Design adc_mul, start of the top module:
module adc_mul                   
(
    input  logic         clk_i,                                                
    input  logic         rst_i,                                                
    input  logic [11:0]  x_i,                                                  
    input  logic [11:0]  y_i,                                                  
    input  logic [11:0]  z_i,                                                  
    output logic [11:0]  fp_o                                                  
);
Settings: LEC_CHECK=0, CAP_MARGIN=20, CELL_PAD_IN_SITES_DETAIL_PLACEMENT=0, CORE_ASPECT_RATIO=1.48, CORE_MARGIN=2, CORE_UTILIZATION=72, CTS_CLUSTER_DIAMETER=85, GPL_TIMING_DRIVEN=1, SETUP_SLACK_MARGIN=4.57, SLEW_MARGIN=20; clock period 85.4 ns.
run.sh (not shown) runs the stock make flow with config.mk's settings and CLKGATE_MAP_FILE=.
The baseline reached the layout checks and failed them: capacitance limit, slew limit, setup timing.
==> next run, changes <==
==> flow/config.mk (replaced) <==
export PLATFORM = sky130hd
export DESIGN_NAME = adc_mul
export DESIGN_NICKNAME = adc_mul
export VERILOG_FILES = /design/flow/design.v
export SDC_FILE = /design/flow/constraint.sdc
export NUM_CORES = 4
export LEC_CHECK = 0
export ABC_AREA = 1
export CAP_MARGIN = 15
export CORE_MARGIN = 2
export CORE_UTILIZATION = 72
export CTS_CLUSTER_DIAMETER = 274
export CTS_CLUSTER_SIZE = 16
export SLEW_MARGIN = 20
==> flow/constraint.sdc (replaced) <==
create_clock -name core_clock -period 80.5 [get_ports {clk_i}]
set_input_delay 16.1000 -clock core_clock [delete_from_list [all_inputs] [get_ports {clk_i}]]
set_output_delay 16.1000 -clock core_clock [all_outputs]
set_load 0.01 [all_outputs]
Outcome:
- The changed run produced a clean layout
- final area falls by 3.0%
- global-route usage falls by 4.7 points
- via count hardly moves
- clock-buffer cell count rises by 1
- non-clock buffer count falls by 557
- routed wire length falls by 8.4%
- die area rises by 7.9%

========
Starting RTL as in the previous note.
Design adc_mul, start of the top module:
module adc_mul                   
(
    input  logic         clk_i,                                                
    input  logic         rst_i,                                                
    input  logic [11:0]  x_i,                                                  
    input  logic [11:0]  y_i,                                                  
    input  logic [11:0]  z_i,                                                  
    output logic [11:0]  fp_o                                                  
);
clock: 80.5 ns
lec_check: 0
abc_area: 1
cap_margin: 15
core_margin: 2
core_utilization: 72
cts_cluster_diameter: 304
cts_cluster_size: 22
slew_margin: 20
Change:
Settings changed: ABC_AREA 1 to default, CAP_MARGIN 15 to 20, CORE_UTILIZATION 72 to 67, CTS_CLUSTER_DIAMETER 304 to default, CTS_CLUSTER_SIZE 22 to default, MAX_ROUTING_LAYER from default to met4.
Clock period 80.5 ns to 84.4 ns, I/O delays scaled along.
Outcome:
- Now the flow finished with negative setup slack left
- sequential cell count is unchanged
- final cell count falls by 10%
- critical path depth decreases by 32
- maximum frequency went down by 15%
- design area rises by 7.2%
- core utilization increases by 6.6 points
Change:
Settings changed: ABC_AREA from default to 1, CORE_UTILIZATION 67 to 40, CTS_CLUSTER_DIAMETER from default to 127, HOLD_SLACK_MARGIN from default to 0.19, MAX_ROUTING_LAYER met4 to default.
Clock period 84.4 ns to 95.0 ns, I/O delays scaled along.
Outcome: The new run produced a clean layout. Die size rose by well over a third. Cell area fell by a little under a tenth. Setup slack gets better by 13 ns. Wire length fell by a few percent. Via count fell by a few percent.
Change:
Settings changed: ABC_AREA 1 to default, CORE_UTILIZATION 40 to 58, CTS_CLUSTER_DIAMETER 127 to default, HOLD_SLACK_MARGIN 0.19 to default.
Clock period 95.0 ns to 50.2 ns, I/O delays scaled along.
What happened:
- The changed run finished but fails on negative setup slack
- wire length rises by 15%
- sequential share of layout area falls by 1.3 points
- cell area rises by 26%
- die area falls by 36%
- fmax falls by 3.1%
- global-route usage rises by 17 points
- worst setup slack gets worse by 47 ns
- first-iteration DRC count rises by 33%
Change:
Settings changed: ABC_AREA from default to 1, CORE_UTILIZATION 58 to 66, CTS_CLUSTER_DIAMETER from default to 342, MAX_ROUTING_LAYER from default to met4, TNS_END_PERCENT from default to 5.
Clock period 50.2 ns to 63.5 ns, I/O delays scaled along.
What happened: The changed run produced a layout that fails on negative setup slack. Die area came out lower by a few percent. Worst hold slack is about the same. Utilization came out lower by 4.1 points. Synthesized cell count came out higher by a quarter to a third. Count of clock-buffer cells in the layout does not change. Routed wire length came out lower by roughly a tenth. Via count came out lower by a few percent. Clock skew came out lower by 0.013 ns.

========
adc_mul again, from the RTL that the note above started with.
Settings: LEC_CHECK=0, CAP_MARGIN=20, CELL_PAD_IN_SITES_GLOBAL_PLACEMENT=1, CORE_ASPECT_RATIO=0.5, CORE_MARGIN=2, CORE_UTILIZATION=40, CTS_CLUSTER_DIAMETER=101, CTS_CLUSTER_SIZE=98, HOLD_SLACK_MARGIN=-0.07, SLEW_MARGIN=0, TNS_END_PERCENT=15; clock period 95.0 ns.
Rerun with:
Settings changed: ABC_AREA set to 1, CELL_PAD_IN_SITES_GLOBAL_PLACEMENT 1 to unset, CORE_ASPECT_RATIO 0.5 to unset, CORE_UTILIZATION 40 to 18, CTS_CLUSTER_DIAMETER 101 to 127, CTS_CLUSTER_SIZE 98 to 16, HOLD_SLACK_MARGIN -0.07 to 0.27, MIN_ROUTING_LAYER set to met2, SLEW_MARGIN 0 to 20, TNS_END_PERCENT 15 to 30.
Synthesized cell count grows by 28%.
Maximum frequency rose by 4.5%.
Area after synthesis increases by 8.1%.
Core utilization came out lower by 26 points.
Cell count rose by 45%.
Wire length shrinks by 0.74%.
Final area is higher by 4.3%.
Die size rises by 140%.
Rerun with:
Settings changed: CORE_UTILIZATION 18 to 72, CTS_CLUSTER_DIAMETER 127 to unset, CTS_CLUSTER_SIZE 16 to unset, HOLD_SLACK_MARGIN 0.27 to unset, MIN_ROUTING_LAYER met2 to unset, TNS_END_PERCENT 30 to unset.
Clock period 95.0 ns to 106.0 ns, I/O delays scaled along.
- The new run completed without violations
- maximum frequency decreases by 0.73%
- hold slack gets worse by 0.0083 ns
- design area decreases by 6.7%
- global-route usage increases by 21 points
- worst setup slack gets better by 10 ns

========
## rev 12
Starting RTL as in the previous note.
==> flow/design.v (excerpt) <==
module adc_mul                   
(
    input  logic         clk_i,                                                
    input  logic         rst_i,                                                
    input  logic [11:0]  x_i,                                                  
    input  logic [11:0]  y_i,                                                  
    input  logic [11:0]  z_i,                                                  
    output logic [11:0]  fp_o                                                  
);
Settings: LEC_CHECK=0, ABC_AREA=1, CAP_MARGIN=20, CELL_PAD_IN_SITES_DETAIL_PLACEMENT=1, CORE_ASPECT_RATIO=1.48, CORE_MARGIN=2, CORE_UTILIZATION=18, CTS_CLUSTER_DIAMETER=325, CTS_CLUSTER_SIZE=100, GPL_TIMING_DRIVEN=0, PLACE_DENSITY_LB_ADDON=0.06, SETUP_SLACK_MARGIN=-2.0, SLEW_MARGIN=0; clock period 57.6 ns.
Rev 12 had finished all stages when the layout checks came back failing, citing setup timing.
[inputs] rev 13 vs rev 12
- CORE_MARGIN now 10, was 2
- CELL_PAD_IN_SITES_DETAIL_PLACEMENT now 0, was 1
- CORE_UTILIZATION now 31, was 18
- CTS_CLUSTER_DIAMETER now 107, was 325
- CTS_CLUSTER_SIZE now 48, was 100
- TNS_END_PERCENT now 10, previously not set
==> results <==
Of the runs rev 12 and rev 13, none of them finished clean. Share of the core filled by cells before placement delta for rev 13 relative to rev 12: 13 points higher. Re detailed placement HPWL: rev 12 and rev 13 aren't equal, and the lower value belongs to rev 13. Rev 13 — combinational cell area excluding buffers and inverters 2.9% lower, rev 12 as reference. Of the two candidates, rev 12 has the worse final instance area and rev 13 the better one. Rev 13 — sequential share of layout area 0.50 points higher, rev 12 as reference. Compared with rev 12, rev 13 improves clock period minus worst slack. Diff rev 12 and rev 13: critical path depth lower in rev 13. Lower worst setup slack was reported by rev 12, not rev 13. Against rev 12, rev 13 comes in 0.34 points higher on met3 capacity usage during global routing.

========
adc_mul again, from the RTL that the note above started with.
make LEC_CHECK=0 CAP_MARGIN=20 CELL_PAD_IN_SITES_DETAIL_PLACEMENT=2 CELL_PAD_IN_SITES_GLOBAL_PLACEMENT=3 CORE_MARGIN=7 CORE_UTILIZATION=40 GPL_TIMING_DRIVEN=0 HOLD_SLACK_MARGIN=0.27 MAX_ROUTING_LAYER=met4 MIN_ROUTING_LAYER=met1 SETUP_SLACK_MARGIN=5.0 SLEW_MARGIN=15 TNS_END_PERCENT=60 finish   # period 150.0 ns
Next try:
Settings changed: CAP_MARGIN 20 to 15, CELL_PAD_IN_SITES_DETAIL_PLACEMENT 2 to default, CELL_PAD_IN_SITES_GLOBAL_PLACEMENT 3 to default, CORE_MARGIN 7 to 2, CORE_UTILIZATION 40 to 72, GPL_TIMING_DRIVEN 0 to default, HOLD_SLACK_MARGIN 0.27 to default, MAX_ROUTING_LAYER met4 to default, MIN_ROUTING_LAYER met1 to default, SETUP_SLACK_MARGIN 5.0 to default, SLEW_MARGIN 15 to 20, TNS_END_PERCENT 60 to default.
Clock period 150.0 ns to 80.5 ns, I/O delays scaled along.
What happened:
- This time the run failed in clock tree synthesis (4_1_cts), error DPL-0038
- synthesized area is unchanged
- synthesized cell count is unchanged
- die area went down by 47%
Next try:
Settings changed: CAP_MARGIN 15 to 20, CORE_UTILIZATION 72 to 40.
Clock period 80.5 ns to 91.8 ns, I/O delays scaled along.
With this change the flow went through all stages and came out clean. Synthesized cell count stays the same. Synthesized area stays the same. Die size rises by 79%.
Next try:
Settings changed: ABC_AREA from default to 1, CORE_UTILIZATION 40 to 64, CTS_CLUSTER_SIZE from default to 95, TNS_END_PERCENT from default to 15.
Clock period 91.8 ns to 37.4 ns, I/O delays scaled along.
What happened: The changed run ended with an error in global routing (5_1_grt); synthesized area increases by 8.1%; die size went down by about 32%; synthesized cell count goes up by about 28%.

========
Setup of job 755:
adc_mul again, from the RTL that the note above started with.
clock: 37.4 ns
lec_check: 0
abc_area: 1
cap_margin: 15
core_margin: 2
core_utilization: 72
cts_cluster_diameter: 374
cts_cluster_size: 95
slew_margin: 20
tns_end_percent: 15
4_1_cts: job 755 exited with error
### job 755 -> job 6900
# job 755
export LEC_CHECK = 0
export ABC_AREA = 1
export CAP_MARGIN = 15
export CORE_MARGIN = 2
export CORE_UTILIZATION = 72
export CTS_CLUSTER_DIAMETER = 374
export CTS_CLUSTER_SIZE = 95
export SLEW_MARGIN = 20
export TNS_END_PERCENT = 15
create_clock -name core_clock -period 37.4 [get_ports {clk_i}]
# job 6900
export LEC_CHECK = 0
export CAP_MARGIN = 20
export CORE_MARGIN = 2
export CORE_UTILIZATION = 40
export SLEW_MARGIN = 20
create_clock -name core_clock -period 95.0 [get_ports {clk_i}]
==> comparison <==
- Job 6900 finished every step from synthesis to the final layout, and the layout passed the timing, DRC and antenna checks.
- Going from job 755 to job 6900, the number of placed instances, taps included was found to have gone down by about 28%.
- From job 755 to job 6900 the numbers moved as follows: full die area now sits higher; final RePlAce weighted congestion down about 7%; synthesis area per yosys moved down.
- Higher part of the Yosys area used for sequential elements among job 6900 and job 755: job 6900
- Multiplexer share of the synthesized area: higher on job 6900
- Vertical die dimension in job 6900 is about 30% higher than in job 755
- Half-perimeter wire length after detailed placement (higher): job 755
- From job 755 to job 6900 the numbers moved as follows: total standard cell area after synthesis went down; cell count after synthesis went down; arithmetic-cell share of the synthesized area counting full adders, half adders and majority gates went up.
[inputs] job 8905 vs job 6900
# job 6900
export LEC_CHECK = 0
export CAP_MARGIN = 20
export CORE_MARGIN = 2
export CORE_UTILIZATION = 40
export SLEW_MARGIN = 20
create_clock -name core_clock -period 95.0 [get_ports {clk_i}]
# job 8905
export LEC_CHECK = 0
export CAP_MARGIN = 20
export CELL_PAD_IN_SITES_GLOBAL_PLACEMENT = 1
export CORE_ASPECT_RATIO = 1.79
export CORE_MARGIN = 8
export CORE_UTILIZATION = 56
export CTS_CLUSTER_DIAMETER = 87
export CTS_CLUSTER_SIZE = 98
export GPL_ROUTABILITY_DRIVEN = 0
export HOLD_SLACK_MARGIN = 0.3
export PLACE_DENSITY_LB_ADDON = 0.02
export SLEW_MARGIN = 10
export TNS_END_PERCENT = 25
create_clock -name core_clock -period 95.0 [get_ports {clk_i}]
[summary]
Between job 8905 and job 6900, it is job 8905 whose wire length on met1 is lower, by 18%. Per the comparison of job 8905 with job 6900, final cell count dropped 5.3%; synthesis-to-layout area growth dropped 0.67 points; clock tree cell share of total cell area climbed 0.17 points; time the worst path needs with I/O delays and setup climbed 0.69 ns; die area dropped 22%. Final area: job 8905 < job 6900. Going from job 6900 to job 8905, count of buffers not belonging to the clock network in the layout grew by a few percent. The final layout from job 8905, which completed every stage, passed the timing, DRC and antenna checks at the end of the flow.
Relative to job 8905, the following input files were edited for job 3316:
# job 8905
export LEC_CHECK = 0
export CAP_MARGIN = 20
export CELL_PAD_IN_SITES_GLOBAL_PLACEMENT = 1
export CORE_ASPECT_RATIO = 1.79
export CORE_MARGIN = 8
export CORE_UTILIZATION = 56
export CTS_CLUSTER_DIAMETER = 87
export CTS_CLUSTER_SIZE = 98
export GPL_ROUTABILITY_DRIVEN = 0
export HOLD_SLACK_MARGIN = 0.3
export PLACE_DENSITY_LB_ADDON = 0.02
export SLEW_MARGIN = 10
export TNS_END_PERCENT = 25
create_clock -name core_clock -period 95.0 [get_ports {clk_i}]
# job 3316
export LEC_CHECK = 0
export CAP_MARGIN = 20
export CELL_PAD_IN_SITES_GLOBAL_PLACEMENT = 1
export CORE_ASPECT_RATIO = 1.86
export CORE_MARGIN = 2
export CORE_UTILIZATION = 40
export CTS_CLUSTER_SIZE = 98
export HOLD_SLACK_MARGIN = -0.07
export SLEW_MARGIN = 0
create_clock -name core_clock -period 95.0 [get_ports {clk_i}]
--- outcome ---
Sequential share of layout area delta (job 8905 -> job 3316): insignificant. Comparing job 8905 and job 3316, the lower timing-limited maximum frequency is on job 8905. Relative to job 8905, HPWL after detailed placement has gone up in job 3316. Relative to job 8905, the core utilization of job 3316 is lower by 18 points. Taking job 8905 as the reference, in job 3316 final routed wirelength across all metal layers shows an increase of about 13%; part of the cycle the worst path needs shows a reduction of 0.67 points.
Edits applied to the flow inputs when going from job 3316 to job 5291:
# job 3316
export LEC_CHECK = 0
export CAP_MARGIN = 20
export CELL_PAD_IN_SITES_GLOBAL_PLACEMENT = 1
export CORE_ASPECT_RATIO = 1.86
export CORE_MARGIN = 2
export CORE_UTILIZATION = 40
export CTS_CLUSTER_SIZE = 98
export HOLD_SLACK_MARGIN = -0.07
export SLEW_MARGIN = 0
create_clock -name core_clock -period 95.0 [get_ports {clk_i}]
# job 5291
export LEC_CHECK = 0
export CAP_MARGIN = 20
export CELL_PAD_IN_SITES_DETAIL_PLACEMENT = 1
export CORE_MARGIN = 2
export CORE_UTILIZATION = 40
export HOLD_SLACK_MARGIN = 0.27
export MIN_ROUTING_LAYER = met2
export SLEW_MARGIN = 20
export TNS_END_PERCENT = 60
create_clock -name core_clock -period 95.0 [get_ports {clk_i}]
Results
- Status job 5291: flow complete, layout not clean - max-capacitance violations, max-slew violations
- Summary — clock-buffer cell count, job 5291 relative to job 3316: higher, by 2.
- Between job 3316 and job 5291, the cell count after placement does not differ in any meaningful way.
- In the metrics for job 3316 and job 5291, the one carrying the higher number of non-filler instances in the completed layout is job 5291.
- Job 3316 has a higher final worst slack than job 5291.
